## oak
## compl_mul
module compl_mul(
   input logic clk_i, 
   input logic srst_i,
   input logic signed [17:0]data_a_i_i,   
   input logic signed [17:0]data_a_q_i,   
   input logic signed [17:0]data_b_i_i,   
   input logic signed [17:0]data_b_q_i,   
   output  logic signed  [36:0]data_i_o,    
   output  logic signed [36:0]data_q_o     
   );
Settings: LEC_CHECK=0, ABC_AREA=1, CAP_MARGIN=20, CORE_MARGIN=2, CORE_UTILIZATION=62, CTS_CLUSTER_DIAMETER=385, CTS_CLUSTER_SIZE=99, PLACE_DENSITY=0.38, SETUP_SLACK_MARGIN=-0.83, SLEW_MARGIN=20; clock period 9.57 ns.
run.sh (not shown) runs the stock make flow with config.mk's settings and CLKGATE_MAP_FILE=.
#### Input delta (pine over oak)
# oak
export LEC_CHECK = 0
export ABC_AREA = 1
export CAP_MARGIN = 20
export CORE_MARGIN = 2
export CORE_UTILIZATION = 62
export CTS_CLUSTER_DIAMETER = 385
export CTS_CLUSTER_SIZE = 99
export PLACE_DENSITY = 0.38
export SETUP_SLACK_MARGIN = -0.83
export SLEW_MARGIN = 20
create_clock -name core_clock -period 9.57 [get_ports {clk_i}]
# pine
export LEC_CHECK = 0
export CAP_MARGIN = 20
export CORE_MARGIN = 2
export CORE_UTILIZATION = 40
export SLEW_MARGIN = 20
create_clock -name core_clock -period 11.8 [get_ports {clk_i}]
Results
Multi-input combinational cell count: pine vs oak down 9.3%
Delta (pine minus oak): number of well taps went up by about 44%, chip area line of the yosys report lost 2300 um2.
Diff oak -> pine: x dimension of the die rose by 21%.
The inputs of birch differ from those of pine as listed below.
# pine
export LEC_CHECK = 0
export CAP_MARGIN = 20
export CORE_MARGIN = 2
export CORE_UTILIZATION = 40
export SLEW_MARGIN = 20
create_clock -name core_clock -period 11.8 [get_ports {clk_i}]
# birch
export LEC_CHECK = 0
export ABC_AREA = 1
export CAP_MARGIN = 10
export CORE_MARGIN = 2
export CORE_UTILIZATION = 40
export SLEW_MARGIN = 20
create_clock -name core_clock -period 16.0 [get_ports {clk_i}]
Results
Both conditions hold for birch: the flow ran to the end and the final layout passed the timing, DRC and antenna checks. Going from pine to birch, initial detailed-routing violation count higher; overall routed net length higher. pine -> birch: relative area of clock buffers and inverters in the final design flat. Per the comparison of birch with pine, core box area has increased, met3 layer usage reported by global route has increased.
[inputs] maple vs birch
# birch
export LEC_CHECK = 0
export ABC_AREA = 1
export CAP_MARGIN = 10
export CORE_MARGIN = 2
export CORE_UTILIZATION = 40
export SLEW_MARGIN = 20
create_clock -name core_clock -period 16.0 [get_ports {clk_i}]
# maple
export LEC_CHECK = 0
export CAP_MARGIN = 20
export CORE_MARGIN = 2
export CORE_UTILIZATION = 40
export SLEW_MARGIN = 20
create_clock -name core_clock -period 16.0 [get_ports {clk_i}]
- The flow did not stop early for maple: all stages ran, and the layout cleared the timing, DRC and antenna checks.
- Compared with birch, in maple synthesized chip area reported by yosys -4.4%, per-cell routed wire length decreased by 14% relative to the old numbers, clock-buffer cell count decreased 1, via count normalized by instance count down 1.3%.
- Looking at die outline width, maple sits below birch.
- Max simple logic cell fraction of the synthesized area across maple and birch: maple
- For the global-route usage, maple came in 5.4 points lower than birch did.
- Between maple and birch, the cell depth of the worst min-delay path is higher for birch.
- Looking at area growth from synthesis to layout, maple sits 0.74 points higher than birch does.


compl_mul again, from the RTL that the note above started with.
Settings: LEC_CHECK=0, CAP_MARGIN=20, CELL_PAD_IN_SITES_DETAIL_PLACEMENT=0, CELL_PAD_IN_SITES_GLOBAL_PLACEMENT=1, CORE_MARGIN=2, CORE_UTILIZATION=56, CTS_CLUSTER_DIAMETER=194, CTS_CLUSTER_SIZE=73, GPL_TIMING_DRIVEN=1, PLACE_DENSITY_LB_ADDON=0.29, SLEW_MARGIN=20, TNS_END_PERCENT=25; clock period 13.3 ns.
The first run finished clean.
Edit:
- CELL_PAD_IN_SITES_DETAIL_PLACEMENT: 0 -> unset
- CELL_PAD_IN_SITES_GLOBAL_PLACEMENT: 1 -> unset
- CORE_UTILIZATION: 56 -> 66
- CTS_CLUSTER_DIAMETER: 194 -> unset
- CTS_CLUSTER_SIZE: 73 -> unset
- GPL_TIMING_DRIVEN: 1 -> unset
- PLACE_DENSITY_LB_ADDON: 0.29 -> unset
- TNS_END_PERCENT: 25 -> unset
- clock period: 13.3 -> 8.0 ns (I/O delays scaled with it)
After rerunning:
- Now the flow finished with negative setup slack left
- utilization grows by 22 points
- non-clock buffer count increases by 640
- global-route usage climbs by 8.3 points
- die area came out lower by about a fifth
- sequential cell count does not change
- cell count came out higher by a little under a tenth
- setup slack is worse by 1800 ps
- worst hold slack loses 1200 ps
- cell area went up by about a fifth
- routed wire length rises by a little under a tenth
Edit:
- CORE_UTILIZATION: 66 -> 25
- clock period: 8.0 -> 11.8 ns (I/O delays scaled with it)
Result: This time the run went through all stages and came out clean. Setup slack improved by 1100 ps. Routed wire length falls by 8.9%. Non-clock buffer count is lower by 610.
Edit:
- CAP_MARGIN: 20 -> 40
- CORE_UTILIZATION: 25 -> 69
- CTS_CLUSTER_DIAMETER: unset -> 375
- clock period: 11.8 -> 7.97 ns (I/O delays scaled with it)
Now the flow ran to the end with violations: negative setup slack.
Global-route usage is higher by 33 points.
Synthesized area stays the same.
Via count rises by 22%.
Cell area went up by 15%.
Die size went down by 63%.
